==> design/flow/design.v <==
module ALU(
    input logic CLK,
    input logic RST,
    input logic ACT,
    input logic[3:0]  OP,
    input logic[1:0]  MOVI,
    input logic[31:0] REG_A,
    input logic[31:0] REG_B,
    input logic[31:0] MEM,
    input logic[31:0] IMM,
    output logic[31:0] DATA,
    output logic       RDY,
    output logic       VLD
);
    typedef enum logic [1:0] {
        INIT,
        FIRST_STAGE,
        MUL_FIRST_STAGE,
        MUL_SECOND_STAGE
    } state_type;
    state_type state_curr;
    state_type state_next;
    logic[31:0] operand_A;
    logic[31:0] operand_B;
    logic[31:0] norm_res;
    logic[31:0] norm_reg;
    logic[63:0] mult_res;
    logic       mult_req;
    always_comb begin
        case (state_curr)
            INIT:
                if (ACT) begin
                    if (mult_req)
                        state_next = MUL_FIRST_STAGE;
                    else
                        state_next = FIRST_STAGE;
                end else
                     state_next = INIT;
            FIRST_STAGE:      state_next = INIT;
            MUL_FIRST_STAGE:  state_next = MUL_SECOND_STAGE;
            MUL_SECOND_STAGE: state_next = INIT;
        endcase
    end
    always_ff @(posedge CLK) begin
        if (RST) begin
            state_curr  <= INIT;
        end else begin
            state_curr <= state_next;
            if (state_next == MUL_FIRST_STAGE)
                mult_res <= operand_A * operand_B;
            if (state_next == FIRST_STAGE)
                norm_reg <= norm_res;
        end
    end
    always_comb begin
        case (state_curr)
            INIT:             DATA = 32'b0;
            FIRST_STAGE:      DATA = norm_reg;
            MUL_FIRST_STAGE:  DATA = mult_res[31:0];
            MUL_SECOND_STAGE: DATA = mult_res[63:32];
        endcase
    end
    assign operand_A = REG_A;
    assign VLD = (state_curr != INIT) & ~RST;
    assign RDY = state_curr == INIT;
    always_comb begin
        case (MOVI)
            2'b00:   operand_B = REG_B;
            2'b01:   operand_B = MEM;
            2'b10:   operand_B = IMM;
            default: operand_B = '0;
        endcase
    end
    always_comb begin
        norm_res = 32'b0;
        mult_req = 0;
        if (RDY) begin
            case (OP)
                4'b0000: norm_res = operand_A + operand_B;             
                4'b0001: norm_res = operand_A - operand_B;             
                4'b0010: mult_req = 1;                                 
                4'b0011: norm_res = {1'b0, operand_B[31:1]};           
                4'b0100: norm_res = {operand_B[30:0], 1'b0};           
                4'b0101: norm_res = {operand_B[0], operand_B[31:1]};   
                4'b0110: norm_res = {operand_B[30:0], operand_B[31]};  
                4'b0111: norm_res = ~operand_B;                        
                4'b1000: norm_res = operand_A & operand_B;             
                4'b1001: norm_res = operand_A | operand_B;             
                4'b1010: norm_res = operand_A ^ operand_B;             
                4'b1011: norm_res = ~(operand_A & operand_B);          
                4'b1100: norm_res = ~(operand_A | operand_B);          
                4'b1101: norm_res = ~(operand_A ^ operand_B);          
                4'b1110: norm_res = operand_B + 1;                     
                4'b1111: norm_res = operand_B - 1;                     
            endcase
        end
    end
endmodule
==> design/flow/run.sh <==
#!/bin/bash
# the make line also repeats each setting of config.mk as NAME=value (left out here)
make -C /OpenROAD-flow-scripts/flow DESIGN_CONFIG=/design/flow/config.mk WORK_HOME=/design/flow/orfs CLKGATE_MAP_FILE= finish
==> design/flow/config.mk <==
export PLATFORM = sky130hd
export DESIGN_NAME = ALU
export DESIGN_NICKNAME = ALU
export VERILOG_FILES = /design/flow/design.v
export SDC_FILE = /design/flow/constraint.sdc
export NUM_CORES = 4
export LEC_CHECK = 0
export CAP_MARGIN = 20
export CORE_MARGIN = 2
export CORE_UTILIZATION = 60
export CTS_CLUSTER_SIZE = 59
export HOLD_SLACK_MARGIN = 0.29
export MAX_ROUTING_LAYER = met4
export PLACE_DENSITY_LB_ADDON = 0.01
export SETUP_SLACK_MARGIN = 1.67
export SLEW_MARGIN = 20
export TNS_END_PERCENT = 15
==> design/flow/constraint.sdc <==
create_clock -name core_clock -period 5.71 [get_ports {CLK}]
set_input_delay 1.1420 -clock core_clock [delete_from_list [all_inputs] [get_ports {CLK}]]
set_output_delay 1.1420 -clock core_clock [all_outputs]
set_load 0.01 [all_outputs]
==> run notes, run 1 <==
Quick summary of the implementation run below.

The startpoint of the worst setup timing path is MOVI[0]. The worst hold slack across all endpoints is 838 ps. The width of the die is 274 um. STA puts the critical path data required time at 5840 ps. The routed via count divided by cell count is 6.35. The top cell type by total area after synthesis is sky130_fd_sc_hd__fa_1. The area growth from synthesis to final layout came out at 32.3%.

In the final report, the number of endpoints failing setup comes to 67. The synthesized flop and latch total is 98. The slowest stage of the critical path belongs to the cell sky130_fd_sc_hd__fa_1. The primary flip-flop cell chosen by synthesis mapping is sky130_fd_sc_hd__edfxtp_1. The placed cell count is 6874.

In this run the worst setup path terminates at mult_res[52]. The count of flip-flops with a built-in enable after synthesis is 96. After the first detailed-routing iteration, the DRC count stood at 5952. The worst setup skew after layout is 6.99 ps. The total vias in the final route is 44.6k. The routed length on met3 is 28400 um. The floorplan has 99 rows. The top fanout value on the critical path is 6. The routed design shows a wire length per standard cell of 29.2 um.

The clock-pin slew on the worst setup and hold paths came out at 70 ps. The global placement routability congestion is 1.10. Setup repair after global routing could not meet its margin everywhere. The number of standard cells reported by yosys came out at 5161. The multi-input combinational cell area is 38600 um^2. The run finished, with violations left. The area of the placeable core is 72600 um^2. Setup slack on the worst reg-to-reg path comes out at 2720 ps.

The global-route total usage across every layer came out at 54.1%. The total die area came out at 75200 um^2. The register area came out at 2920 um^2. The area fraction in mux cells came out at 2.18%.

The worst register-to-register path has a depth of 6. The worst-case setup margin in the final layout came out at -3200 ps. The critical path depth is 35. The portion of synthesized cell area occupied by the leading cell type came out at 41.0%. The final HPWL from detailed placement is 155000 um. The first global-routing pass estimated 284000 um of wire. The synthesis area per yosys is 43800 um^2.

The count of endpoints failing hold in the final timing report came out at 0. The height of the die is 274 um. The highest layer touched by signal routing is met4.

The kind of start point of the critical path is a primary input. The number of buffers inserted for hold repair after clock tree synthesis came out at 0. Before placement the cells fill 60.3% of the core. The post-synthesis average cell area came out at 8.48 um^2. Summing every instance area after synthesis gives 43800 um^2. The critical path is of the primary input to flop type.

During placement, the flow inserted port buffers numbering 170. Warnings raised by the tools during the run amount to 93. The count of different cell masters after synthesis came out at 84. The setup slack after placement is -3570 ps. The area share of xor/xnor cells in the synthesized design is 2.82%. The detailed-routing iteration count for the pre-antenna-repair pass is 9. The number of global-route vias before repair is 45.4k.

In this design, the stage delay of the slowest critical-path cell is 530 ps. The reasons given for failing layout checks are negative setup slack. The number of standard cells after synthesis is 5161. The number of sinks driven by the clock tree came out at 98. Of the total synthesized cell area, the portion taken by full adders, half adders and majority gates is 52.2%. STA lists the startpoint of the worst hold path as state_curr[1].

The largest buffer count on any clock path is 2. The net count entering floorplan came out at 6587. The register share after synthesis is 6.68%.

The number of placed I/O pins is 171. Entering global routing, the biggest net connects 69 pins. The share of async-settable or async-resettable flops after synthesis is 0%.

The count of placed standard cells in the final layout, fillers left out came out at 7024. The total routed wirelength is 205000 um. OpenROAD reports that the post-layout worst path occupies 156% of the period. The final number of max-transition violations came out at 0. STA classifies the critical path endpoint as a flop. The number of routed nets with antenna violations is 0. According to the hold report, the worst path is of the flop to flop type. Counting the warning lines in the Yosys log gives 1.

The wire length on met2 came out at 87000 um. The CTS H-tree depth came out at 3. Sorting the synthesized cells by area gives the leading types as sky130_fd_sc_hd__fa_1, sky130_fd_sc_hd__ha_1, sky130_fd_sc_hd__inv_1.

The number of antenna violations at the first check in global routing came out at 17. The synthesized-area fraction occupied by and/or/nand/nor cells is 13.9%. The synthesis run shows the most used standard cells to be sky130_fd_sc_hd__inv_1, sky130_fd_sc_hd__fa_1, sky130_fd_sc_hd__nor2_1, sky130_fd_sc_hd__nand2_1, sky130_fd_sc_hd__ha_1. Subtracting the final worst setup slack from the clock period gives 8910 ps. Headroom to the max-slew limit came out at 29.7%. The source-to-sink clock delay at the later pin of the worst-skew pair came out at 370 ps. Sorting the synthesis cell report by count puts at the top sky130_fd_sc_hd__inv_1.

The post-detailed-route DRC marker count is 0. Fill cells in the final layout number 4601. The compound-gate portion of the synthesized area is 11.1%. The worst reg2reg path endpoint is mult_res[4]. The data arrival time of the worst path is 9040 ps. The sum of buffers and inverters on the critical path came out at 16. Looking at the max-slew report, the worst-margin pin has a slew of 1050 ps. The number of cells on the worst hold path came out at 2.

According to the finish report, the design has a final net count of 7469. Timing would allow up to 0.112 GHz. CTS added clock buffers totalling 9.

The most numerous cell type found on the critical path is sky130_fd_sc_hd__fa_1. The clock root buffer is sky130_fd_sc_hd__clkbuf_16. The largest combinational cell category by area is adder cells.

In this design, the largest share of critical-path delay is due to adder cells. Looking at the hold checks, the worst path lands on state_curr[0]. The launch point of the worst register-to-register path is recorded as state_curr[0]. The global route stage reports its total congestion overflow as 0.

The run reported a max-capacitance violation count of 0. The total routed wire length on the met1 layer is 64600 um. The TritonCTS clock tree is built.
layer usage:
metal  up-vias  track usage, %
li1      17904               -
met1     21480            61.0
met5         -               -
met2      3704            78.4
met4         0            47.9
met3      1492            15.7
per-stage QoR:
step           TNS [ps]  instance area [um^2]  util (%)
2_1_floorplan   -116930                 45000         -
3_3_place_gp    -170340                 53900      74.2
3_5_place_dp    -175980                 53900      74.2
4_1_cts         -129660                 56600      78.0
5_1_grt         -153750                 57900      79.8
6_report        -146550                 57900      79.8
what timing repair did:
action / in CTS / in global routing
pin swaps: 147 / 94
resized: 386 / 222
setup buffers: 74 / 28
gates cloned: 12 / 2
endpoints found under the setup margin: 107 / 111
hold endpoints to repair: 0 / 0
cell type report:
class                           instances  share of cell area (%)
Antenna cell                           17                  0.0735
Sequential cell                        98                    5.05
Timing Repair Buffer                 1184                    19.1
Clock buffer                            9                   0.389
Timing Repair inverter                  3                  0.0583
Inverter                              978                    6.59
Tap cell                              959                    2.07
Multi-Input combinational cell       3769                    66.6
Clock inverter                          7                   0.106
==> run 2: changes to the inputs <==
Settings changed: CORE_UTILIZATION 60 to 66, CTS_CLUSTER_DIAMETER from default to 287, CTS_CLUSTER_SIZE 59 to 98, HOLD_SLACK_MARGIN 0.29 to default, MAX_ROUTING_LAYER met4 to default, PLACE_DENSITY from default to 0.35, PLACE_DENSITY_LB_ADDON 0.01 to default, SETUP_SLACK_MARGIN 1.67 to default, TNS_END_PERCENT 15 to 5.
Clock period 5.71 ns to 5.82 ns, I/O delays scaled along.
==> run 2 against run 1 <==
- synthesized cell count stayed put
- synthesized area unchanged
- die area decreased by 9.0%
- the flow now stops in global routing
==> run notes, run 2 <==
Quick summary of the implementation run below.

After synthesis, the most frequently instantiated cells are sky130_fd_sc_hd__inv_1, sky130_fd_sc_hd__fa_1, sky130_fd_sc_hd__nor2_1, sky130_fd_sc_hd__nand2_1, sky130_fd_sc_hd__ha_1. CTS placed an instance of sky130_fd_sc_hd__clkbuf_16 at the clock tree root. In the floorplan report the effective utilization is 66.6%. The commonest register cell is sky130_fd_sc_hd__edfxtp_1. The height of the die is 262 um. The count of different cell masters after synthesis came out at 84. Yosys attributes the largest share of cell area to sky130_fd_sc_hd__fa_1, sky130_fd_sc_hd__ha_1, sky130_fd_sc_hd__inv_1. The instance area at placement came out at 53300 um^2. The portion of synthesized cell area occupied by the leading cell type came out at 41.0%. Per the synthesis report, the simple-gate share of the synthesized area is 13.9%. The port buffer count is 170. The synthesis area per yosys came out at 43800 um^2. The register share after synthesis is 6.68%. Synthesis produced a netlist whose cell count is 5161. The number of sinks driven by the clock tree came out at 98. The global placement routability congestion is 1.10. In the synthesized netlist, the dominant kind of combinational cell is adder cells. The total die area is 68400 um^2.

The compound-gate portion of the synthesized area is 11.1%. For this design, Yosys synthesis ends with a cell count of 5161. Buffers inserted to repair hold after CTS numbered 0.

For this run, the total global-route usage over all layers was measured as 72.8%. After floorplanning, the core was sized to cover 65700 um^2. The area fraction in mux cells came out at 2.18%. The count of flip-flops with a built-in enable after synthesis is 96. The run stopped with a tool error.

Counting every net in the synthesized netlist gives 6587. The synthesized flop and latch total is 98. The area share of xor/xnor cells in the synthesized design is 2.82%. Per the OpenROAD floorplan log, the width of the die is 262 um. The largest buffer count on any clock path is 2. The flow stopped in global routing. Per the TritonCTS log, the buffer count is 9. The final HPWL from detailed placement is 161000 um. The tool reported: "[ERROR GRT-0232] Routing congestion too high. Check the congestion heatmap in the GUI".

The synthesized cell area came out at 43800 um^2. The CTS H-tree depth came out at 3. During I/O placement, the number of pins put on the boundary was 171. Counting the warning lines in the Yosys log gives 1. Looking at area per cell type in the netlist, the leader is sky130_fd_sc_hd__fa_1. The total overflow left after global routing is 78. Sorting the synthesis cell report by count puts at the top sky130_fd_sc_hd__inv_1. The area fraction in full adders, half adders and majority gates came out at 52.2%. In this run the mean area of a mapped cell was 8.48 um^2. The number of rows created at floorplan came out at 94. In the synthesized netlist the async set-or-reset flop fraction comes to 0%.
[run 2: through the flow]
step	hold WS, ps	setup WS (ps)	std cells
3_3_place_gp	695	-3520	6749
3_5_place_dp	738	-3780	6749
4_1_cts	744	-3030	6792
2_1_floorplan	598	-2710	5161
[run 2: what timing repair did]
action,CTS
setup endpoints to repair,72
cloned,1
pin swaps,75
resized,191
setup buffers,27
[run 2: per-layer routing]
layer / track usage [%] / overflow
met5: 25.3 / 0
met4: 69.2 / 37
met3: 56.1 / 1
met2: 90.3 / 39
met1: 74.5 / 1
==> run 3: changes to the inputs <==
Settings changed: ABC_AREA from default to 1, CORE_ASPECT_RATIO from default to 1.02, CORE_UTILIZATION 66 to 25, CTS_CLUSTER_DIAMETER 287 to 82, CTS_CLUSTER_SIZE 98 to default, GPL_TIMING_DRIVEN from default to 1, HOLD_SLACK_MARGIN from default to 0.03, MAX_ROUTING_LAYER from default to met4, PLACE_DENSITY 0.35 to default, PLACE_DENSITY_LB_ADDON from default to 0.15, TNS_END_PERCENT 5 to 40.
Clock period 5.82 ns to 8.32 ns, I/O delays scaled along.
==> run 3 against run 2 <==
- the layout now fails its checks (negative setup slack)
- die area grew to 2.8 times the previous value
- synthesized cell count grew 27%
- synthesized area rose by 8.4%
==> run notes, run 3 <==
Quick summary of the implementation run below.

The most common cell in the synthesized netlist is sky130_fd_sc_hd__inv_1. The commonest register cell is sky130_fd_sc_hd__edfxtp_1. The number of clock buffers added by TritonCTS is 9. TritonCTS built the clock tree.

By count the netlist is led by sky130_fd_sc_hd__inv_1, sky130_fd_sc_hd__nand2_1, sky130_fd_sc_hd__fa_1, sky130_fd_sc_hd__ha_1, sky130_fd_sc_hd__nor2_1. The port buffer count came out at 170. The area fraction in mux cells is 0%. The average wire per cell in the routed design came out at 22.0 um. The largest stage delay on the critical path is 610 ps. The kind of start point of the critical path is a primary input.

The area of the placeable core came out at 189000 um^2. The global-route total usage across every layer is 22.9%. The tightest slew margin relative to the limit came out at 18.1%.

The CTS H-tree depth came out at 3. The area fraction in full adders, half adders and majority gates came out at 48.1%. The instance area at placement came out at 57400 um^2.

Yosys mapped a number of flops with a built-in enable equal to 96. The post-synthesis average cell area is 7.26 um^2. The startpoint identified for the worst hold timing path is state_curr[1].

The number of global-route vias before repair came to 46.0k. The number of warnings the tools reported came out at 92.

The setup slack after placement came out at -1480 ps. The global placement routability congestion came out at 0.969. The startpoint identified for the worst register-to-register timing path is state_curr[1]. The register share after synthesis is 6.16%.

After detailed routing, the number of remaining DRC violations is 0. The top fanout value on the critical path came out at 8. The portion of synthesized cell area occupied by the leading cell type is 37.8%. Per the CTS log, the root buffer master is sky130_fd_sc_hd__clkbuf_16.

The yosys synthesis warning count is 1. The global-route wire length before repair came out at 316000 um. Between the synthesized netlist and the finished layout, the area growth was recorded as 27.5%. The number of antenna violations at the first check in global routing is 7. Hold timing on the final database bottoms out at a slack of 626 ps. The synthesized cell area is 47500 um^2. Endpoints with negative setup slack in the final report add up to 39. The count of different cell masters after synthesis came out at 56. The run finished, with violations left. The number of cells on the worst reg-to-reg path came out at 4. The minimum period implied by the final worst setup slack came out at 8570 ps. After global routing the overflow that remains totals 0.

The reg2reg setup slack is 5370 ps. The number of buffers inserted for hold repair after clock tree synthesis came out at 0. The synthesized flop and latch total came out at 98.

The worst register-to-register path ends at norm_reg[0]. The checks that failed: negative setup slack. The number of standard cells after synthesis is 6541. The count of endpoints failing hold in the final timing report is 0. Tracing the worst setup path back leads to its startpoint at MOVI[1]. 171 I/O pins were placed. The count of placed standard cells in the final layout, fillers left out is 9732. The tightest min-delay check is of the flop to flop type. The critical path data required time came out at 8450 ps. Post-synthesis, Yosys gives the total cell area as 47500 um^2.

The total number of nets in the final design is 8622. The share of async-settable or async-resettable flops after synthesis is 0%. The largest buffer count on any clock path is 2.

By area, the combinational part of the netlist is dominated by adder cells. After layout, the worst path uses 103% of the clock period. Setup repair after global routing could not meet its margin everywhere.

The area share of xor/xnor cells in the synthesized design came out at 1.42%. Summing the areas of all compound-gate instances in the mapped netlist gives 6.98% of the synthesized area. The script reports the combined buffer and inverter count of the critical path as 12. The data arrival time reported for the critical path is 8710 ps. The number of standard cells reported by yosys came out at 6541. The maximum number of pins on one net before global-route repair came out at 35.

The number of rows created at floorplan is 161. The cell-mix breakdown from Yosys lists the simple-gate area share as 20.2%. The number of filler instances in the final layout is 20.5k. The final report gives the standard cell area, fillers excluded, as 60600 um^2.

The final number of max-transition violations came out at 0. The source-to-sink clock delay at the later pin of the worst-skew pair is 380 ps. The classification of the worst setup path is primary input to flop. The highest clock frequency the design can meet is 0.117 GHz. After detailed routing, the total wire length is 214000 um. The number of cells on the worst hold path came out at 2.

Per STA, the worst path accumulates the most delay in the family adder cells. Detailed placement ended at an HPWL of 186000 um. The initial standard-cell utilization of the core is 25.2%.

The hold-critical path endpoint is state_curr[1]. The detailed-routing iteration count for the pre-antenna-repair pass came out at 5. The width of the die came out at 436 um. By area the synthesized netlist is led by sky130_fd_sc_hd__fa_1, sky130_fd_sc_hd__inv_1, sky130_fd_sc_hd__nand2_1. The critical path depth is 34. The number of nets in the synthesized netlist is 7967.

Clock-pin slew was measured on the worst setup and hold paths at 80 ps. The library cell contributing the largest single delay on the critical path is sky130_fd_sc_hd__fa_2. The worst setup path is captured at a flop. The violation tally recorded at the end of detailed-routing iteration 0 is 3213. The core occupancy in the finished layout is 32.1%. The number of routed nets with antenna violations is 0. The count of maximum capacitance violations came out at 0. The detailed placer reported the number of placed instances as 9648. The total negative setup slack came out at -6490 ps.

The transition at the pin with the smallest max-transition slack is 1220 ps. The routed via count divided by cell count is 4.48.

Summed over all instances, the cell type with the most area after synthesis is sky130_fd_sc_hd__fa_1. The height of the die came out at 444 um. The worst setup skew after layout came out at 7.88 ps. The worst-case setup margin in the final layout is -253 ps. The most critical setup path has its endpoint at mult_res[59]. For this design, the sink count on the clock tree is 98. The total vias in the final route is 43.6k.

The chip occupies 193000 um^2.
run 3: routing by layer:
metal  up-vias  wire, um  GRT usage [%]
met5         -         0              -
met4         0      6960           5.88
met3       151      8340           1.12
met2      1022    101000           37.7
met1     21992     97300           30.8
li1      20394         -              -
run 3: what timing repair did:
| item | in CTS | in global routing |
|---|---|---|
| resized | 346 | 281 |
| endpoints found under the hold margin | 0 | 0 |
| setup buffers | 42 | 22 |
| cloned | 2 | 2 |
| pin swaps | 109 | 153 |
| endpoints found under the setup margin | 54 | 49 |
run 3: cell type report:
type	count	area, um^2	area share (%)
Multi-Input combinational cell	4323	38600	63.8
Timing Repair Buffer	926	8600	14.2
Inverter	1838	6940	11.5
Tap cell	2526	3160	5.22
Sequential cell	98	2920	4.83
Clock buffer	10	229	0.378
Clock inverter	6	48.8	0.0806
Antenna cell	5	12.5	0.0207
==> run 4: changes to the inputs <==
Settings changed: ABC_AREA 1 to 0, CORE_ASPECT_RATIO 1.02 to default, CORE_UTILIZATION 25 to 40, CTS_CLUSTER_DIAMETER 82 to 384, CTS_CLUSTER_SIZE from default to 99, GPL_TIMING_DRIVEN 1 to default, HOLD_SLACK_MARGIN 0.03 to default, MAX_ROUTING_LAYER met4 to default, PLACE_DENSITY_LB_ADDON 0.15 to default, SETUP_SLACK_MARGIN from default to -0.07, TNS_END_PERCENT 40 to default.
Clock period 8.32 ns to 10.5 ns, I/O delays scaled along.
==> run 4 against run 3 <==
- now clean on timing, DRC and antenna
- worst hold slack better by 160 ps
- sequential share of layout area is 0.95 points higher
- count of clock-buffer cells in the layout decreased by 1
- largest cell class unchanged
==> run notes, run 4 <==
Quick summary of the implementation run below.

Input and output buffers added on the ports amount to 170. The number of standard cells after synthesis is 5161. The tightest slew margin relative to the limit is 24.3%.

The largest stage delay on the critical path is 570 ps. The total routed wirelength is 182000 um.

The number of rows created at floorplan came out at 121. The worst reg2reg path endpoint is mult_res[53]. A synthesized cell averages 8.48 um^2.

The routed via count divided by cell count is 5.69. The count of maximum capacitance violations is 0. The TritonCTS clock tree is built. In this run, the synthesized area fraction spent on adder and majority cells is recorded as 52.2%. The count of different cell masters after synthesis came out at 84. The number of cells on the worst reg-to-reg path came out at 6. According to the timing report, the critical path is captured at mult_res[56]. The synthesized netlist has a Yosys-reported chip area of 43800 um^2. STA classifies the critical path startpoint as a primary input.

The global-route wire length before repair is 267000 um. Per the synthesis report, the single largest cell type by area occupies 41.0% of cell area. Across all layers, the routed design uses 39.2k vias. Of the total synthesized cell area, the portion taken by AND, OR, NAND and NOR gates is 13.9%. The beginning of the worst register-to-register path is state_curr[0]. The library cell contributing the largest single delay on the critical path is sky130_fd_sc_hd__fa_1.

Sorting the synthesized cells by how often they occur yields sky130_fd_sc_hd__inv_1, sky130_fd_sc_hd__fa_1, sky130_fd_sc_hd__nor2_1, sky130_fd_sc_hd__nand2_1, sky130_fd_sc_hd__ha_1. The highest clock frequency the design can meet is 0.0969 GHz. The initial standard-cell utilization of the core is 40.3%. The clock-pin slew on the worst setup and hold paths is 80 ps. Entering global routing, the biggest net connects 60 pins. For this run the aggregate overflow at the end of global routing stands at 0.

The path with the worst hold slack has its endpoint at state_curr[0]. The transition at the pin with the smallest max-transition slack came out at 1130 ps. Dividing the detail-routed wire length by the instance count gives 26.4 um.

After routing, the total negative slack on setup checks comes to 0 ps. After floorplanning, the core was sized to cover 109000 um^2. The height of the die came out at 335 um. The multi-input combinational cell area is 36200 um^2.

By area the synthesized netlist is led by sky130_fd_sc_hd__fa_1, sky130_fd_sc_hd__ha_1, sky130_fd_sc_hd__inv_1. The sum of buffers and inverters on the critical path is 6. By area, the combinational part of the netlist is dominated by adder cells. In the final layout, the fill cell count is 10.7k. The data arrival time of the worst path came out at 10430 ps. The top fanout value on the critical path is 14. The total die area came out at 112000 um^2. The count of placed standard cells in the final layout, fillers left out is 6902. The placed cell count is 6878. The global-route total usage across every layer is 32.7%. In this run, synthesis inferred 96 flip-flops with an integrated enable. The post-detailed-route DRC marker count is 0. The number of warnings the tools reported came out at 90. The number of design-rule violations left by the first detailed-router iteration is 4100.

The worst setup skew after layout is 8.67 ps. The number of global-route vias before repair is 40.0k. The total number of nets in the final design came out at 6902. The critical path depth came out at 27. TritonCTS created 9 clock buffers. The detailed-routing iteration count for the pre-antenna-repair pass came out at 6. The largest buffer count on any clock path came out at 2. The run finished with no timing, DRC or antenna violations.

The launch instance of the worst min-delay path is state_curr[1]. The most common cell in the synthesized netlist is sky130_fd_sc_hd__inv_1. The worst path needs 10320 ps of the cycle, external delays included.

Of all cell types, the one taking the most synthesized area is sky130_fd_sc_hd__fa_1. Between the synthesized netlist and the finished layout, the area growth was recorded as 15.6%. The number of placed I/O pins came out at 171. The area share of xor/xnor cells in the synthesized design is 2.82%.

The area fraction in mux cells came out at 2.18%. The final HPWL from detailed placement is 153000 um. The path class of the tightest hold or removal check is flop to flop. The startpoint of the worst setup timing path is MEM[17].

The cell family contributing the most delay on the critical path is adder cells. The number of standard cells reported by yosys came out at 5161. Counting the warning lines in the Yosys log gives 1. Per the post-route antenna check, the number of violating nets is 0. STA puts the critical path data required time at 10610 ps. The number of sinks driven by the clock tree is 98.

The number of cells on the worst hold path is 3. The clock root buffer is sky130_fd_sc_hd__clkbuf_16. In this design, the critical path's most frequently occurring cell is sky130_fd_sc_hd__fa_1.

The width of the die is 335 um. The number of setup violations in the final report came out at 0. The final critical-path share of the clock period is 98.3%.

The share of async-settable or async-resettable flops after synthesis came out at 0%. The number of nets in the synthesized netlist is 6587. The global placement routability congestion is 1.03. The reg2reg setup slack is 6890 ps. The count of endpoints failing hold in the final timing report came out at 0. The source-to-sink clock delay at the later pin of the worst-skew pair came out at 370 ps. After clock tree synthesis, the flow added hold-fix buffers numbering 0.

The number of antenna violations at the first check in global routing is 7. The classification of the worst setup path is primary input to flop. Summing every instance area after synthesis gives 43800 um^2.

The clock tree synthesis step divided the H-tree into 3 levels. The register area came out at 2920 um^2. The final number of max-transition violations came out at 0. Summing the sequential cell areas from Yosys gives 6.68% of the chip area. The worst setup path is captured at a flop. The synthesized flop and latch total came out at 98. Summing the areas of all compound-gate instances in the mapped netlist gives 11.1% of the synthesized area. The primary flip-flop cell chosen by synthesis mapping is sky130_fd_sc_hd__edfxtp_1.
## run 4: cell type report
cell class | instances | share of cell area (%)
Antenna cell | 7 | 0.0346
Clock buffer | 9 | 0.445
Clock inverter | 7 | 0.161
Inverter | 978 | 7.26
Multi-Input combinational cell | 3769 | 71.5
Sequential cell | 98 | 5.78
Tap cell | 1414 | 3.50
Timing Repair Buffer | 620 | 11.4
## run 4: metrics by stage
step	cell area, um^2	utilization (%)	worst slack, ps	hold WS (ps)
global placement	50200	46.2	-368	778
CTS	50500	46.5	-19.0	771
detailed placement	50200	46.2	-381	759
global route	50600	46.5	-62.4	830
floorplan	43800	-	-11.5	598
finish	50600	46.5	176	788
## run 4: routing by layer
metal	routed length (um)	GRT usage, %
met5	43	0
met4	12700	18.0
met3	16100	6.12
met2	81700	50.9
met1	72000	43.1
## run 4: repair_timing
| action | CTS | global route |
|---|---|---|
| buffers inserted | 0 | 0 |
| gates resized | 0 | 6 |
| setup endpoints to repair | 0 | 9 |
==> run 5: changes to the inputs <==
Settings changed: ABC_AREA 0 to default, CORE_UTILIZATION 40 to 66, CTS_CLUSTER_DIAMETER 384 to default, CTS_CLUSTER_SIZE 99 to default, SETUP_SLACK_MARGIN -0.07 to default.
Clock period 10.5 ns to 5.29 ns, I/O delays scaled along.
==> run 5 against run 4 <==
- the run now fails in global routing
- synthesized cell count stayed put
- die area shrank 39%
- synthesized area stayed put
==> run notes, run 5 <==
Quick summary of the implementation run below.

The count of flip-flops with a built-in enable after synthesis is 96. After synthesis, the mean cell area works out to 8.48 um^2. The CTS buffer count came out at 9. The synthesized-area fraction occupied by and/or/nand/nor cells is 13.9%. The portion of synthesized cell area occupied by the leading cell type is 41.0%.

The CTS log lists the clock sinks for this run as 98. The largest buffer count on any clock path came out at 2. The first error in the log reads "[ERROR GRT-0116] Global routing finished with congestion. Check the congestion regions in the DRC Viewer".

The synthesized flop and latch total came out at 98. The number of placed I/O pins came out at 171. Row generation in the floorplan step produced 94 rows. The most common cell in the synthesized netlist is sky130_fd_sc_hd__inv_1. The height of the die came out at 262 um. The most used flip-flop cell after synthesis is sky130_fd_sc_hd__edfxtp_1.

By count the netlist is led by sky130_fd_sc_hd__inv_1, sky130_fd_sc_hd__fa_1, sky130_fd_sc_hd__nor2_1, sky130_fd_sc_hd__nand2_1, sky130_fd_sc_hd__ha_1. The largest combinational cell category by area is adder cells. After synthesis, the share of cell area in mux cells is 2.18%. The share of async-settable or async-resettable flops after synthesis is 0%. The area of the placeable core is 65700 um^2. The register share after synthesis came out at 6.68%.

The terminating stage of the flow is global routing. The run stopped with a tool error. For this run the detailed placement stage logged an HPWL of 162000 um. Of the total synthesized cell area, the portion taken by AND-OR and OR-AND cells is 11.1%.

Port buffering added 170 buffers. Routability-driven placement finished with a final weighted congestion of 1.08. The area fraction in full adders, half adders and majority gates came out at 52.2%. Clock tree synthesis selected as its root buffer the cell sky130_fd_sc_hd__clkbuf_16.

The placed cell count is 6779. The number of standard cells reported by yosys came out at 5161. The number of nets handed over by synthesis was 6587. The area share of xor/xnor cells in the synthesized design is 2.82%. The synthesized cell area came out at 43800 um^2. Yosys attributes the largest share of cell area to sky130_fd_sc_hd__fa_1, sky130_fd_sc_hd__ha_1, sky130_fd_sc_hd__inv_1. For this run the aggregate overflow at the end of global routing stands at 298. The CTS H-tree depth is 3. The synthesis area per yosys came out at 43800 um^2. The top cell type by total area after synthesis is sky130_fd_sc_hd__fa_1. The global-route total usage across every layer is 76.5%.

The yosys synthesis warning count is 1. The number of standard cells after synthesis came out at 5161. The initial standard-cell utilization of the core is 66.6%. The count of different cell masters after synthesis came out at 84.

The total die area is 68400 um^2. The width of the die is 262 um.
-- run 5: what timing repair did --
item,4_1_cts
gates cloned,4
hold buffers,0
endpoints found under the setup margin,76
pin swaps,154
resized,337
buffers inserted,87
-- run 5: stage by stage --
stage	setup TNS, ps	hold WS (ps)	cell area [um^2]	setup WS [ps]
2_1_floorplan	-133350	598	45300	-3140
3_3_place_gp	-192720	687	54000	-3860
3_5_place_dp	-205170	714	54000	-4020
4_1_cts	-162440	725	56400	-3390
-- run 5: layer usage --
metal | overflow | global-route usage (%)
met3 | 13 | 60.7
met4 | 110 | 73.8
met1 | 7 | 77.5
met2 | 166 | 93.5
met5 | 2 | 31.7
==> run 6: changes to the inputs <==
Settings changed: CORE_UTILIZATION 66 to 58, HOLD_SLACK_MARGIN from default to 0.3, SETUP_SLACK_MARGIN from default to 1.71, TNS_END_PERCENT from default to 40.
Clock period 5.29 ns to 5.95 ns, I/O delays scaled along.
==> run 6 against run 5 <==
- the layout now fails its checks (negative setup slack)
- die area up 14%
- synthesized cell count unchanged
- synthesized area unchanged
==> run notes, run 6 <==
Quick summary of the implementation run below.

The synthesized-area fraction occupied by and/or/nand/nor cells is 13.9%. The register share after synthesis came out at 6.68%. The number of standard cells after synthesis is 5161. The primary flip-flop cell chosen by synthesis mapping is sky130_fd_sc_hd__edfxtp_1. The average wire per cell in the routed design came out at 26.4 um. For this run, the number of Yosys warnings is 1.

The area share of xor/xnor cells in the synthesized design came out at 2.82%. The top fanout value on the critical path came out at 5. The highest clock frequency the design can meet came out at 0.115 GHz.

The run reported a max-capacitance violation count of 0. Counting I/O delays and the setup requirement, the final critical path takes 8730 ps. The clock-pin slew on the worst setup and hold paths is 70 ps. The global-route wire length before repair came out at 272000 um. The number of warnings the tools reported is 95. The data required time reported for the critical path is 6140 ps.

The transition at the pin with the smallest max-transition slack is 1070 ps. Per the hold report, the tightest min-delay path originates at state_curr[1]. The die is 279 um tall. The number of filler instances in the final layout came out at 5115.

The largest combinational cell category by area is adder cells. The critical path depth is 35. The final critical-path share of the clock period came out at 147%. The number of buffers inserted for hold repair after clock tree synthesis is 0. In this design, the stage delay of the slowest critical-path cell is 550 ps. The CTS buffer count came out at 9. The detailed placer reported the number of placed instances as 6856.

The number of setup violations in the final report is 63. STA shows the worst min-delay path finishing at state_curr[0].

TritonCTS built the clock tree.

The number of design-rule violations left by the first detailed-router iteration came out at 4907. In this run the tightest slew margin relative to its limit is 28.6%. Logic depth along the worst register-to-register path is recorded as 5.

For reference, the top cells by count after synthesis are sky130_fd_sc_hd__inv_1, sky130_fd_sc_hd__fa_1, sky130_fd_sc_hd__nor2_1, sky130_fd_sc_hd__nand2_1, sky130_fd_sc_hd__ha_1. The data arrival time of the worst path came out at 8920 ps. The flow measured a signed area growth from synthesis to layout of 33.2%. The worst setup path is launched from a primary input. The number of global-route vias before repair came out at 44.4k. The area fraction in full adders, half adders and majority gates came out at 52.2%. For flop-to-flop paths, the worst setup slack is 2890 ps. Grouping stages by cell kind, the critical path spends the most delay in adder cells.

Yosys reported that registers with async set or reset make up 0%. The detailed-routing iteration count for the pre-antenna-repair pass came out at 7. The run finished, with violations left. The layout checks failed on negative setup slack. The synthesis area per yosys is 43800 um^2. The worst hold slack across all endpoints came out at 889 ps.

The post-synth count of flops with an enable pin is 96. The initial standard-cell utilization of the core is 58.7%. The area fraction in mux cells is 2.18%. The count of different cell masters after synthesis is 84. Looking at the critical path, the single cell with the biggest stage delay is sky130_fd_sc_hd__fa_1. Looking at the clock tree report, the maximum root-to-sink buffer count equals 2. The CTS H-tree depth came out at 3. Per the timing report, the most critical flop-to-flop path originates at state_curr[0]. The worst setup skew after layout came out at 8.54 ps. The source-to-sink clock delay at the later pin of the worst-skew pair came out at 360 ps. In this run the worst setup path terminates at mult_res[63]. Sorting the synthesized cells by area gives the leading types as sky130_fd_sc_hd__fa_1, sky130_fd_sc_hd__ha_1, sky130_fd_sc_hd__inv_1. Before any placement, the netlist area is recorded as 43800 um^2. The cell type with the highest occurrence count on the critical path is sky130_fd_sc_hd__fa_1. The global placement routability congestion came out at 1.06. The number of placed I/O pins came out at 171.

The number of rows created at floorplan came out at 100. Yosys reported a register bit count of 98. For this run the aggregate overflow at the end of global routing stands at 0.

The layout stage reports a final design area of 58300 um^2. The number of routed nets with antenna violations came out at 0. The finished layout holds 7025 standard cells, fillers aside.

The portion of synthesized cell area occupied by the leading cell type is 41.0%. The final route contains 42.9k vias. In this run, the synthesized area fraction spent on AND-OR/OR-AND gates is recorded as 11.1%.

As logged by OpenROAD, the buffers inserted on ports number 170. STA lists the endpoint of the worst register-to-register path as norm_reg[4]. The global routing report lists combined usage of all routing layers as 47.9%. The width of the die came out at 279 um.

STA classifies the critical path endpoint as a flop. The top cell type by total area after synthesis is sky130_fd_sc_hd__fa_1. The sum of buffers and inverters on the critical path came out at 13.

The count of endpoints failing hold in the final timing report came out at 0. The final number of max-transition violations came out at 0. The instance area at placement is 54000 um^2. Per the detail_route report, DRC violations left total 0.

After routing, the total negative slack on setup checks comes to -125950 ps. The worst hold-check path type is flop to flop. The startpoint of the worst setup timing path is MOVI[1].

Looking at the setup timing report, the critical path kind is primary input to flop. The number of standard cells reported by yosys is 5161. CTS placed an instance of sky130_fd_sc_hd__clkbuf_16 at the clock tree root. In the post-synthesis netlist, the cell with the most instances is sky130_fd_sc_hd__inv_1.

The number of sinks driven by the clock tree came out at 98. In the post-route analysis, the smallest setup slack over all paths is -2780 ps. The post-synthesis average cell area came out at 8.48 um^2.

For this run, the post-layout net count is 7469. The maximum number of pins on one net before global-route repair is 86. The net count entering floorplan is 6587. Setup repair after global routing could not meet its margin everywhere. The total routed wirelength is 185000 um.

Using the TritonRoute via totals, the vias-per-cell ratio works out to 6.11. The number of antenna violations at the first check in global routing came out at 12. The final HPWL from detailed placement is 148000 um. The number of cells on the worst hold path is listed as 3. The area of the placeable core is 74600 um^2.

Per the OpenROAD floorplan log, the area of the die is 77700 um^2.
-- run 6: per-layer routing --
| metal | up-vias | part of all wire [%] | global-route usage, % |
|---|---|---|---|
| met3 | 870 | 12 | 11.9 |
| met2 | 2949 | 43 | 72.0 |
| met5 | - | 0.028 | 0 |
| met4 | 8 | 11 | 39.8 |
| met1 | 21177 | 34 | 58.4 |
| li1 | 17895 | - | - |
-- run 6: repair_timing --
action	CTS	global route
buffers inserted	102	31
pin swaps	175	96
resized	516	138
setup endpoints to repair	90	93
cloned	10	1
-- run 6: final cells by class --
type	instances	area (um^2)	area share, %
Multi-Input combinational cell	3769	38900	66.6
Sequential cell	98	2920	5.01
Timing Repair Buffer	1183	11100	19.0
Antenna cell	8	20.0	0.0343
Timing Repair inverter	4	50.0	0.0858
Clock inverter	7	100	0.172
Tap cell	969	1210	2.08
Inverter	978	3850	6.60
Clock buffer	9	225	0.386
-- run 6: per-stage QoR --
step / setup WS [ps] / utilization [%]
4_1_cts: -2620 / 77.0
6_report: -2780 / 78.2
5_1_grt: -2930 / 78.2
3_3_place_gp: -3360 / 72.4
3_5_place_dp: -3430 / 72.4
2_1_floorplan: -2610 / -
==> run 7: changes to the inputs <==
Settings changed: CAP_MARGIN 20 to 10, CELL_PAD_IN_SITES_GLOBAL_PLACEMENT from default to 3, CORE_ASPECT_RATIO from default to 0.55, CORE_UTILIZATION 58 to 15, HOLD_SLACK_MARGIN 0.3 to default, PLACE_DENSITY_LB_ADDON from default to 0.0, SETUP_SLACK_MARGIN 1.71 to -0.18, SLEW_MARGIN 20 to 10, TNS_END_PERCENT 40 to default.
Clock period 5.95 ns to 7.28 ns, I/O delays scaled along.
==> run 7 against run 6 <==
- still fails the layout checks on negative setup slack
- clock skew down 0.79 ps
- non-clock buffer count up 196
- die area rose to 3.8 times the previous value
- design area up 11%
- global-route usage down 26 points
- wire length up 79%
==> run notes, run 7 <==
Quick summary of the implementation run below.

The primary flip-flop cell chosen by synthesis mapping is sky130_fd_sc_hd__edfxtp_1. Per the OpenROAD floorplan log, the width of the die is 733 um. The hold-critical path endpoint is state_curr[0]. Measured on the finished design, the core utilization comes to 22.3%. The cell that appears most often on the critical path is sky130_fd_sc_hd__fa_1. The setup slack after placement came out at -3490 ps.

The critical path data required time is 7490 ps. The logs give a warning total of 93. The synthesis area per yosys came out at 43800 um^2. The run finished, with violations left. The die is 405 um tall. The main area contributors are sky130_fd_sc_hd__fa_1, sky130_fd_sc_hd__ha_1, sky130_fd_sc_hd__inv_1. The setup path with the least slack is of type primary input to flop. According to the I/O placement log, the pin count is 171.

A synthesized cell averages 8.48 um^2. The final critical-path share of the clock period is 127%. The data arrival time of the worst path came out at 9450 ps.

The worst setup path is launched from a primary input. The worst register-to-register path ends at mult_res[10]. The compound-gate portion of the synthesized area came out at 11.1%. The final HPWL from detailed placement came out at 289000 um.

The first global-routing pass estimated 434000 um of wire. The tree is rooted in a sky130_fd_sc_hd__clkbuf_16. The register share after synthesis came out at 6.68%.

Summed over its instances, the top area cell type makes up 41.0% of the synthesized netlist area. TritonCTS built the clock tree. The highest clock frequency the design can meet came out at 0.108 GHz.

The cell type that accounts for the most area after synthesis is sky130_fd_sc_hd__fa_1. The synthesized cell area came out at 43800 um^2. The finished design was reported to have a net count of 7662. The worst hold-check path type is flop to flop.

The layout checks failed on negative setup slack. The count of flip-flops with a built-in enable after synthesis is 96. On the final layout, the worst clock skew is 7.75 ps. The critical path starts at MEM[15]. The endpoint class of the critical path is a flop.

The critical path depth is 33. The dominant delay contributor by cell family on the critical path is adder cells. The largest buffer count on any clock path came out at 2.

Setup repair after global routing could not meet its margin everywhere. The cell-mix breakdown from Yosys lists the simple-gate area share as 13.9%. For this run, the total global-route usage over all layers was measured as 22.1%. The number of antenna violations at the first check in global routing is 53. Entering global routing, the biggest net connects 88 pins.

The worst hold path begins at state_curr[1]. The number of buffers inserted for hold repair after clock tree synthesis is 0. The number of global-route vias before repair came out at 43.3k. The number of rows created at floorplan is 147. The average wire per cell in the routed design is 32.7 um.

Per the Yosys statistics, synthesis produced 5161 cells. The total vias in the final route came out at 41.0k. Together, buffers and inverters on the worst path number 12.

The transition at the pin with the smallest max-transition slack is 1230 ps. The tightest slew margin relative to the limit is 17.6%. The area fraction in mux cells came out at 2.18%. The synthesized flop and latch total came out at 98. The most common cell in the synthesized netlist is sky130_fd_sc_hd__inv_1. The CTS H-tree depth is 3. The global placement routability congestion came out at 0.819. The post-detailed-route DRC marker count came out at 0.

The final number of max-transition violations is 0. In the synthesized netlist, the dominant kind of combinational cell is adder cells. The top fanout value on the critical path came out at 6. On the worst path, the slowest cell contributes a delay of 560 ps. In the final report, the number of endpoints failing setup comes to 52. The clock-pin slew on the worst setup and hold paths is 80 ps. Hold-check failures listed in the final report amount to 0.

In this run, placement finished with an instance count of 9997. The area fraction in full adders, half adders and majority gates is 52.2%. The area share of xor/xnor cells in the synthesized design came out at 2.82%. For this run, the detailed router's first-pass iteration total came to 5. The total die area is 296000 um^2.

The source-to-sink clock delay at the later pin of the worst-skew pair is 400 ps. The CTS buffer count came out at 9. The final layout report lists a filler cell count of 32.2k. Once detail routing completed, the nets flagged for antenna violations numbered 0. The count of different cell masters after synthesis is 84. Counting the warning lines in the Yosys log gives 1.

The count of buffers added on input and output ports is 170. The minimum period implied by the final worst setup slack is 9240 ps. The area growth from synthesis to final layout is 48.4%. Looking at the critical path, the single cell with the biggest stage delay is sky130_fd_sc_hd__fa_1.

Per the OpenROAD floorplan log, the area of the core is 291000 um^2. The initial standard-cell utilization of the core came out at 15.0%. Per the timing report, the most critical flop-to-flop path originates at state_curr[1].

The number of maximum-capacitance violations recorded for the run is 0. The routed via count divided by cell count is 4.05. The overflow left after global routing came out at 0. The worst-case setup margin in the final layout came out at -1960 ps. The number of cells on the worst hold path came out at 3.

Counting every net in the synthesized netlist gives 6587. The count of placed standard cells in the final layout, fillers left out came out at 10.1k. The total routed wirelength is 331000 um. The share of async-settable or async-resettable flops after synthesis came out at 0%. The worst hold slack across all endpoints came out at 892 ps. The clock drives 98 sinks.

Sorting the synthesized cells by how often they occur yields sky130_fd_sc_hd__inv_1, sky130_fd_sc_hd__fa_1, sky130_fd_sc_hd__nor2_1, sky130_fd_sc_hd__nand2_1, sky130_fd_sc_hd__ha_1. The reg2reg setup slack is 4400 ps. Following the worst setup path forward leads to its endpoint at mult_res[44].

The number of standard cells after synthesis is 5161. The number of cells on the worst reg-to-reg path is 5. The number of design-rule violations left by the first detailed-router iteration came out at 3197.
-- run 7: area by class of cell --
cell class / instances / area, um^2 / area share (%)
Tap cell: 3874 / 4850 / 7.46
Timing Repair Buffer: 1379 / 13800 / 21.2
Sequential cell: 98 / 2920 / 4.50
Multi-Input combinational cell: 3769 / 39200 / 60.3
Clock inverter: 7 / 58.8 / 0.0905
Antenna cell: 17 / 42.5 / 0.0655
Inverter: 978 / 3930 / 6.05
Timing Repair inverter: 1 / 11.3 / 0.0173
Clock buffer: 9 / 225 / 0.347
-- run 7: per-layer routing --
layer | part of all wire (%) | global-route usage (%) | vias to the layer above
met3 | 4.0 | 2.04 | 29
li1 | - | - | 18288
met4 | 0.36 | 0.715 | 0
met1 | 57 | 37.9 | 21853
met2 | 38 | 30.0 | 821
met5 | 0 | 0 | -
-- run 7: through the flow --
stage	setup TNS [ps]	instance area (um^2)
floorplan	-46530	45200
global placement	-154030	60500
detailed placement	-150170	60500
CTS	-74470	63600
global route	-84570	64900
finish	-74180	65000
-- run 7: repair_timing --
item,in CTS,in global routing
pin swaps,131,109
gates resized,478,271
buffers inserted,77,50
cloned,5,0
endpoints found under the setup margin,54,56
==> run 8: changes to the inputs <==
Settings changed: ABC_AREA from default to 0, CAP_MARGIN 10 to 5, CELL_PAD_IN_SITES_GLOBAL_PLACEMENT 3 to default, CORE_ASPECT_RATIO 0.55 to default, CORE_UTILIZATION 15 to 70, CTS_CLUSTER_DIAMETER from default to 383, PLACE_DENSITY_LB_ADDON 0.0 to default, SETUP_SLACK_MARGIN -0.18 to -0.34, SLEW_MARGIN 10 to 20.
Clock period 7.28 ns to 3.56 ns, I/O delays scaled along.
==> run 8 against run 7 <==
- the run now fails in global routing
- synthesized area did not move
- synthesized cell count is the same
- die area is 78% lower
==> run notes, run 8 <==
Quick summary of the implementation run below.

The CTS buffer count is 9. The final HPWL from detailed placement came out at 166000 um. Recorded from the global router log, the overflow total was 12.2k. Yosys attributes the largest share of cell area to sky130_fd_sc_hd__fa_1, sky130_fd_sc_hd__ha_1, sky130_fd_sc_hd__inv_1. The width of the die came out at 254 um. Of all cell types, the one taking the most synthesized area is sky130_fd_sc_hd__fa_1. According to the I/O placement log, the pin count is 171. The post-synthesis average cell area came out at 8.48 um^2.

The yosys synthesis warning count is 1. The largest combinational cell category by area is adder cells. The global routing report lists combined usage of all routing layers as 114%. The congestion estimate from routability-driven global placement came to 1.13. The number of standard cells reported by yosys came out at 5161. The count of flip-flops with a built-in enable after synthesis came out at 96.

Sequential elements use 6.68% of the synthesized area. The area fraction in mux cells is 2.18%. According to the floorplan report, the die height is 254 um. The largest buffer count on any clock path came out at 2. The setup slack after placement came out at -5520 ps.

The number of sinks driven by the clock tree is 98. The number of different library cells used by synthesis comes to 84. The number of rows created at floorplan is 91. The share of async-settable or async-resettable flops after synthesis came out at 0%. The net count entering floorplan is 6587. The compound-gate portion of the synthesized area came out at 11.1%. The run stopped with a tool error. The area of the placeable core came out at 61800 um^2. For this run, the leading register cell type out of synthesis is sky130_fd_sc_hd__edfxtp_1. It got as far as global routing and failed there.

The total die area came out at 64600 um^2. The synthesized design contains 98 register bits. The number of standard cells after synthesis came out at 5161. For this configuration, the core starts out at a cell density of 70.8%.

The synthesized-area fraction occupied by and/or/nand/nor cells came out at 13.9%. The first error in the log reads "[ERROR GRT-0116] Global routing finished with congestion. Check the congestion regions in the DRC Viewer". Per the placement log, port buffering inserted 170 buffers. The clock root buffer is sky130_fd_sc_hd__clkbuf_16. The H-tree was split into 3 levels. The synthesis area per yosys came out at 43800 um^2. The area share of xor/xnor cells in the synthesized design is 2.82%. Sorting the synthesis cell report by count puts at the top sky130_fd_sc_hd__inv_1. Summing every instance area after synthesis gives 43800 um^2.

The cell-mix breakdown from Yosys lists the adder-cell area share as 52.2%. The number of buffers inserted for hold repair after clock tree synthesis came out at 0. After synthesis, the most frequently instantiated cells are sky130_fd_sc_hd__inv_1, sky130_fd_sc_hd__fa_1, sky130_fd_sc_hd__nor2_1, sky130_fd_sc_hd__nand2_1, sky130_fd_sc_hd__ha_1.

The portion of synthesized cell area occupied by the leading cell type is 41.0%. The instance area at placement came out at 54900 um^2. The placed cell count came out at 6839.
[run 8: layer usage]
| layer | GRT overflow | GRT usage (%) |
|---|---|---|
| met4 | 822 | 80.2 |
| met3 | 1761 | 107 |
| met5 | 232 | 101 |
| met2 | 4344 | 120 |
| met1 | 5071 | 128 |
[run 8: repair_timing]
item,in CTS
gates resized,437
cloned,6
setup buffers,75
setup endpoints to repair,89
endpoints found under the hold margin,0
pin swaps,181
==> run 9: changes to the inputs <==
Settings changed: ABC_AREA 0 to default, CAP_MARGIN 5 to 20, CELL_PAD_IN_SITES_GLOBAL_PLACEMENT from default to 3, CORE_UTILIZATION 70 to 44, CTS_CLUSTER_DIAMETER 383 to 264, HOLD_SLACK_MARGIN from default to -0.0, PLACE_DENSITY_LB_ADDON from default to 0.26, SETUP_SLACK_MARGIN -0.34 to default, SLEW_MARGIN 20 to 40, TNS_END_PERCENT from default to 20.
Clock period 3.56 ns to 6.86 ns, I/O delays scaled along.
==> run 9 against run 8 <==
- the layout now fails its checks (negative setup slack)
- die area is 58% higher
- synthesized cell count unchanged
- synthesized area stayed put
==> run notes, run 9 <==
Quick summary of the implementation run below.

The initial standard-cell utilization of the core is 44.4%. The area growth from synthesis to final layout is 28.6%. The largest stage delay on the critical path came out at 620 ps.

The synthesized cell area came out at 43800 um^2. The worst setup path is launched from a primary input. The sum of buffers and inverters on the critical path came out at 10. The number of placed I/O pins came out at 171. The final number of max-transition violations came out at 0.

The maximum number of pins on one net before global-route repair came out at 60. The run finished, with violations left. The post-synthesis average cell area is 8.48 um^2. Checking hold timing, the worst path is listed with class flop to flop. The source-to-sink clock delay at the later pin of the worst-skew pair is 370 ps. TritonCTS built the clock tree. The count of nets left with antenna violations once routing finished came out at 0. The layout checks failed on negative setup slack. The synthesis area per yosys is 43800 um^2. The post-detailed-route DRC marker count came out at 0. The routed via count divided by cell count is 5.62.

The minimum period implied by the final worst setup slack is 8930 ps. The detailed-routing iteration count for the pre-antenna-repair pass is 8. The total vias in the final route is 40.6k.

The total routed wirelength came out at 191000 um. The register share after synthesis came out at 6.68%. The critical path data required time came out at 6980 ps. Setup repair after global routing could not meet its margin everywhere.

In this run the critical register-to-register path is launched from state_curr[0]. The height of the die is 319 um. The classification of the worst setup path is primary input to flop. Per the synthesis report, the single largest cell type by area occupies 41.0% of cell area.

After global routing the overflow that remains totals 0. According to the floorplan report, the die width is 319 um. Hold-check failures listed in the final report amount to 0. The CTS buffer count came out at 9. The number of standard cells after synthesis came out at 5161. The area share of xor/xnor cells in the synthesized design came out at 2.82%.

The report lists the number of standard-cell rows as 115. The average wire per cell in the routed design came out at 26.5 um. The yosys synthesis warning count came out at 1. The count of different cell masters after synthesis is 84. The tightest slew margin relative to the limit came out at 36.5%. Yosys attributes the largest share of cell area to sky130_fd_sc_hd__fa_1, sky130_fd_sc_hd__ha_1, sky130_fd_sc_hd__inv_1. Per the layout report, the design carries 9146 filler cells. The hold-critical path endpoint is state_curr[0]. As logged by OpenROAD, the buffers inserted on ports number 170. The floorplan step defined a die boundary enclosing 102000 um^2. After routing, the total negative slack on setup checks comes to -81080 ps.

After synthesis, the design contains 5161 cells according to Yosys. The highest clock frequency the design can meet came out at 0.112 GHz. The total number of nets in the final design came out at 7361.

The number of maximum-capacitance violations recorded for the run is 0. The tree built by TritonCTS fans out to 98 sinks. The net count entering floorplan came out at 6587. The cell family contributing the most delay on the critical path is adder cells. The number of global-route vias before repair came out at 42.0k. The primary flip-flop cell chosen by synthesis mapping is sky130_fd_sc_hd__edfxtp_1. Of all flip-flops after synthesis, the portion carrying an async set or reset was 0%. Looking at hold timing, the worst path starts from state_curr[1]. The global-route wire length before repair came out at 279000 um.

The number of antenna violations at the first check in global routing came to 10. The area of the placeable core came out at 98600 um^2. The worst-case reg-to-reg setup slack stands at 4070 ps. The top fanout value on the critical path is 6. Measured in cells, the most critical reg-to-reg path has a length of 5.

Synthesis inferred 98 register bits. The area fraction in full adders, half adders and majority gates is 52.2%. The global-route total usage across every layer is 37.7%. The cell type with the highest occurrence count on the critical path is sky130_fd_sc_hd__fa_1.

The clock root buffer is sky130_fd_sc_hd__clkbuf_16. Summing the areas of all and, or, nand and nor instances in the mapped netlist gives 13.9% of the synthesized area. The compound-gate portion of the synthesized area is 11.1%. The most common cell in the synthesized netlist is sky130_fd_sc_hd__inv_1.

The transition at the pin with the smallest max-transition slack came out at 948 ps. The number of design-rule violations left by the first detailed-router iteration came out at 3808. The largest buffer count on any clock path came out at 2.

The largest combinational cell category by area is adder cells. The global placement routability congestion is 1.05. Per the timing report, the most critical flop-to-flop path finishes at mult_res[39]. The number of warnings the tools reported is 93. In this run the worst setup path begins at MOVI[0]. The clock tree synthesis step divided the H-tree into 3 levels. Counting flops with a built-in enable in the synthesized netlist gives 96. The number of cells on the worst hold path came out at 3. The cell type that accounts for the most area after synthesis is sky130_fd_sc_hd__fa_1.

The data arrival time of the worst path is 9050 ps. The final HPWL from detailed placement is 161000 um. The critical path depth came out at 31. The worst-case setup margin in the final layout is -2070 ps. The area fraction in mux cells is 2.18%. According to the timing report, the critical path is captured at mult_res[52]. For reference, the clock transition at the flip-flops on the worst setup and hold paths is 70 ps. The final critical-path share of the clock period is 130%. The number of setup violations in the final report came out at 53.

STA classifies the critical path endpoint as a flop. After synthesis, the most frequently instantiated cells are sky130_fd_sc_hd__inv_1, sky130_fd_sc_hd__fa_1, sky130_fd_sc_hd__nor2_1, sky130_fd_sc_hd__nand2_1, sky130_fd_sc_hd__ha_1. The largest individual stage delay along the critical path comes from the cell sky130_fd_sc_hd__fa_1.

The worst setup skew after layout is 8.30 ps.
## run 9: timing repair
item,4_1_cts,5_1_grt
gates cloned,5,1
setup endpoints to repair,57,58
hold buffers,0,0
gates resized,251,95
pin swaps,117,38
buffers inserted,66,20
## run 9: layout make-up
cell class	count	area (um^2)	share of cell area [%]
timing repair inverter	2	27.5	0.0489
inverter	978	3800	6.75
tap	1287	1610	2.86
multi-input combinational	3769	37800	67.2
clock buffer	9	225	0.400
antenna	4	10.0	0.0178
timing repair buffer	1077	9830	17.5
sequential	98	2920	5.19
clock inverter	7	51.3	0.0911
## run 9: stage by stage
stage	std cells	hold slack, ps	worst slack, ps	cell area (um^2)	util [%]
after floorplan	5161	598	-1880	45000	-
after global placement	7122	761	-2660	53700	54.4
after detailed placement	7124	771	-2700	53700	54.5
after CTS	7210	798	-2110	55800	56.6
after global routing	7228	868	-2260	56300	57.1
final	7231	816	-2070	56300	57.1
## run 9: routing by layer
| metal | routed length, um | vias to the layer above | GRT usage (%) |
|---|---|---|---|
| li1 | - | 17668 | - |
| met1 | 74000 | 20641 | 48.8 |
| met2 | 87300 | 1861 | 60.1 |
| met3 | 15200 | 453 | 5.54 |
| met4 | 14700 | 4 | 22.6 |
| met5 | 29 | - | 0 |
==> run 10: changes to the inputs <==
Settings changed: CELL_PAD_IN_SITES_GLOBAL_PLACEMENT 3 to default, CORE_UTILIZATION 44 to 40, CTS_CLUSTER_DIAMETER 264 to default, HOLD_SLACK_MARGIN -0.0 to default, PLACE_DENSITY_LB_ADDON 0.26 to default, SETUP_SLACK_MARGIN from default to 3.06, SLEW_MARGIN 40 to 20, TNS_END_PERCENT 20 to default.
Clock period 6.86 ns to 10.3 ns, I/O delays scaled along.
==> run 10 against run 9 <==
- now clean on timing, DRC and antenna
- flip-flop count unchanged
- worst setup slack improved by 2800 ps
- design area decreased by 1.0%
- highest routed layer unchanged
==> run notes, run 10 <==
Quick summary of the implementation run below.

The worst reg2reg path endpoint is mult_res[10]. The gate-level netlist out of Yosys references 84 unique cell types. The number of standard cells reported by yosys is 5161.

The number of filler instances in the final layout came out at 10.1k. The detailed-routing iteration count for the pre-antenna-repair pass came out at 6. The TritonCTS clock tree is built. The number of warnings the tools reported is 93.

The synthesis area per yosys came out at 43800 um^2. The global-route total usage across every layer is 33.6%. The register area is 2920 um^2.

The most common cell in the synthesized netlist is sky130_fd_sc_hd__inv_1. The number of placed I/O pins came out at 171. The clock-pin slew on the worst setup and hold paths is 80 ps.

The share of async-settable or async-resettable flops after synthesis is 0%. The data arrival time of the worst path is 9730 ps. Counting buffers and inverters, the worst setup path is 30 cells deep.

Looking at the clock tree report, the root buffer type is sky130_fd_sc_hd__clkbuf_16. The tightest slew margin relative to the limit is 20.0%. The multi-input combinational cell area came out at 38900 um^2. The count of maximum capacitance violations is 0.

The synthesized netlist devotes 2.82% of its cell area to XOR and XNOR gates. The main area contributors are sky130_fd_sc_hd__fa_1, sky130_fd_sc_hd__ha_1, sky130_fd_sc_hd__inv_1. The largest buffer count on any clock path is 2.

The kind of cell with the highest combined delay along the critical path is adder cells. The register share after synthesis is 6.68%. In this run the layout overhead on the synthesized area is reported as 27.3%. The minimum period implied by the final worst setup slack is 9610 ps.

In the routed design, unresolved DRC markers number 0. TritonCTS created 9 clock buffers. The number of cells on the worst reg-to-reg path is 7. The number of clock sinks came to 98. The highest clock frequency the design can meet is 0.104 GHz.

Endpoints failing hold in the final report were tallied at 0. The number of standard cells after synthesis is 5161. The initialized floorplan defines 121 standard-cell rows. Routability-driven placement finished with a final weighted congestion of 1.01. The routed layout has 40.2k vias. The slowest stage of the critical path is the sky130_fd_sc_hd__fa_2 cell. The area fraction in mux cells came out at 2.18%. The number of antenna violations at the first check in global routing is 5. The synthesized netlist devotes 11.1% of its cell area to compound gates. Among the non-sequential cells, adder cells take the most area. The synthesized cell area came out at 43800 um^2. After synthesis, the largest area contributor takes up 41.0% of total cell area. The startpoint of the worst setup timing path is REG_B[20].

The report shows a maximum critical-path fanout of 5. For reference, simple AND, OR, NAND and NOR cells occupy 13.9% of the area reported after synthesis. The final HPWL from detailed placement is 151000 um. The height of the die is 335 um.

STA classifies the critical path endpoint as a flop. The number of buffers inserted for hold repair after clock tree synthesis came out at 0. The worst setup skew after layout came out at 15.7 ps. The horizontal die dimension reported for this design is 335 um. Per the timing report, the most critical flop-to-flop path originates at state_curr[0]. The number of nets handed over by synthesis was 6587.

The capture point of the critical path was reported as mult_res[56]. In the hold report, the worst path ends at state_curr[0]. The classification of the worst setup path is primary input to flop. The number of cells on the worst hold path came out at 3. The OpenROAD report gives the critical path a required time of 10420 ps. The flow ran to the end and the layout has no timing, DRC or antenna violations. The overflow left after global routing came out at 0.

The path class of the tightest hold or removal check is flop to flop. The global-route wire length before repair came out at 274000 um. The total number of nets in the final design came out at 7048.

sky130_fd_sc_hd__fa_1 takes more of the synthesized area than any other cell. The number of global-route vias before repair came out at 41.1k. The instance area at placement came out at 50800 um^2. The routed via count divided by cell count is 5.71.

The placed cell count is 6843. The count of flip-flops with a built-in enable after synthesis is 96. The number of routed nets with antenna violations is 0. For reference, the top cells by count after synthesis are sky130_fd_sc_hd__inv_1, sky130_fd_sc_hd__fa_1, sky130_fd_sc_hd__nor2_1, sky130_fd_sc_hd__nand2_1, sky130_fd_sc_hd__ha_1. The area fraction in full adders, half adders and majority gates came out at 52.2%. The area of the placeable core came out at 109000 um^2. The average wire per cell in the routed design came out at 26.9 um. Counting flops and latches in the post-synthesis netlist gives 98. The total routed wirelength came out at 189000 um.

The yosys synthesis warning count came out at 1. The worst hold slack across all endpoints came out at 779 ps. The number of setup violations in the final report is 0. The number of design-rule violations left by the first detailed-router iteration came out at 4190. Per the synth stats, the flop cell with the highest instance count is sky130_fd_sc_hd__edfxtp_1. The final timing summary puts the cycle share of the worst path at 93.3%. The post-synthesis average cell area is 8.48 um^2. The port buffer count is 170. The total die area came out at 112000 um^2. The final cell area excluding filler cells came out at 55700 um^2.

The initial standard-cell utilization of the core is 40.3%. The source-to-sink clock delay at the later pin of the worst-skew pair came out at 370 ps. The kind of start point of the critical path is a primary input. The CTS H-tree depth is 3. Entering global routing, the biggest net connects 69 pins.

Setup repair after global routing could not meet its margin everywhere. The count of placed standard cells in the final layout, fillers left out came out at 7043. The transition at the pin with the smallest max-transition slack came out at 1200 ps.

Among the stages of the critical path, the cell type that occurs most often is sky130_fd_sc_hd__fa_1. The final number of max-transition violations is 0. The sum of buffers and inverters on the critical path is 9. Looking at hold timing, the worst path starts from state_curr[1]. Summed over all failing endpoints, the final setup total negative slack is 0 ps. The worst register-to-register path has a setup slack of 7250 ps. The largest stage delay on the critical path came out at 620 ps.
run 10: metrics by stage:
stage | worst slack [ps] | util (%)
finish | 690 | 51.3
global route | 464 | 51.3
CTS | 737 | 49.8
detailed placement | 4.01 | 46.7
global placement | 72.3 | 46.7
floorplan | 871 | -
run 10: timing repair:
action / CTS / global route
setup buffers: 108 / 56
gates resized: 441 / 245
pin swaps: 128 / 128
gates cloned: 17 / 0
endpoints found under the setup margin: 60 / 62
run 10: final cells by class:
class | count | area share (%)
Antenna cell | 2 | 0.00898
Multi-Input combinational cell | 3769 | 69.9
Tap cell | 1414 | 3.18
Timing Repair inverter | 7 | 0.175
Clock inverter | 7 | 0.153
Sequential cell | 98 | 5.25
Inverter | 978 | 6.94
Timing Repair Buffer | 759 | 14.0
Clock buffer | 9 | 0.404
run 10: layer usage:
layer,GRT usage [%],routed length [um],vias up
met4,20.6,14900,4
met1,43.8,72800,20585
met2,52.5,85000,2080
met5,0,30,-
li1,-,-,17069
met3,5.34,16500,501
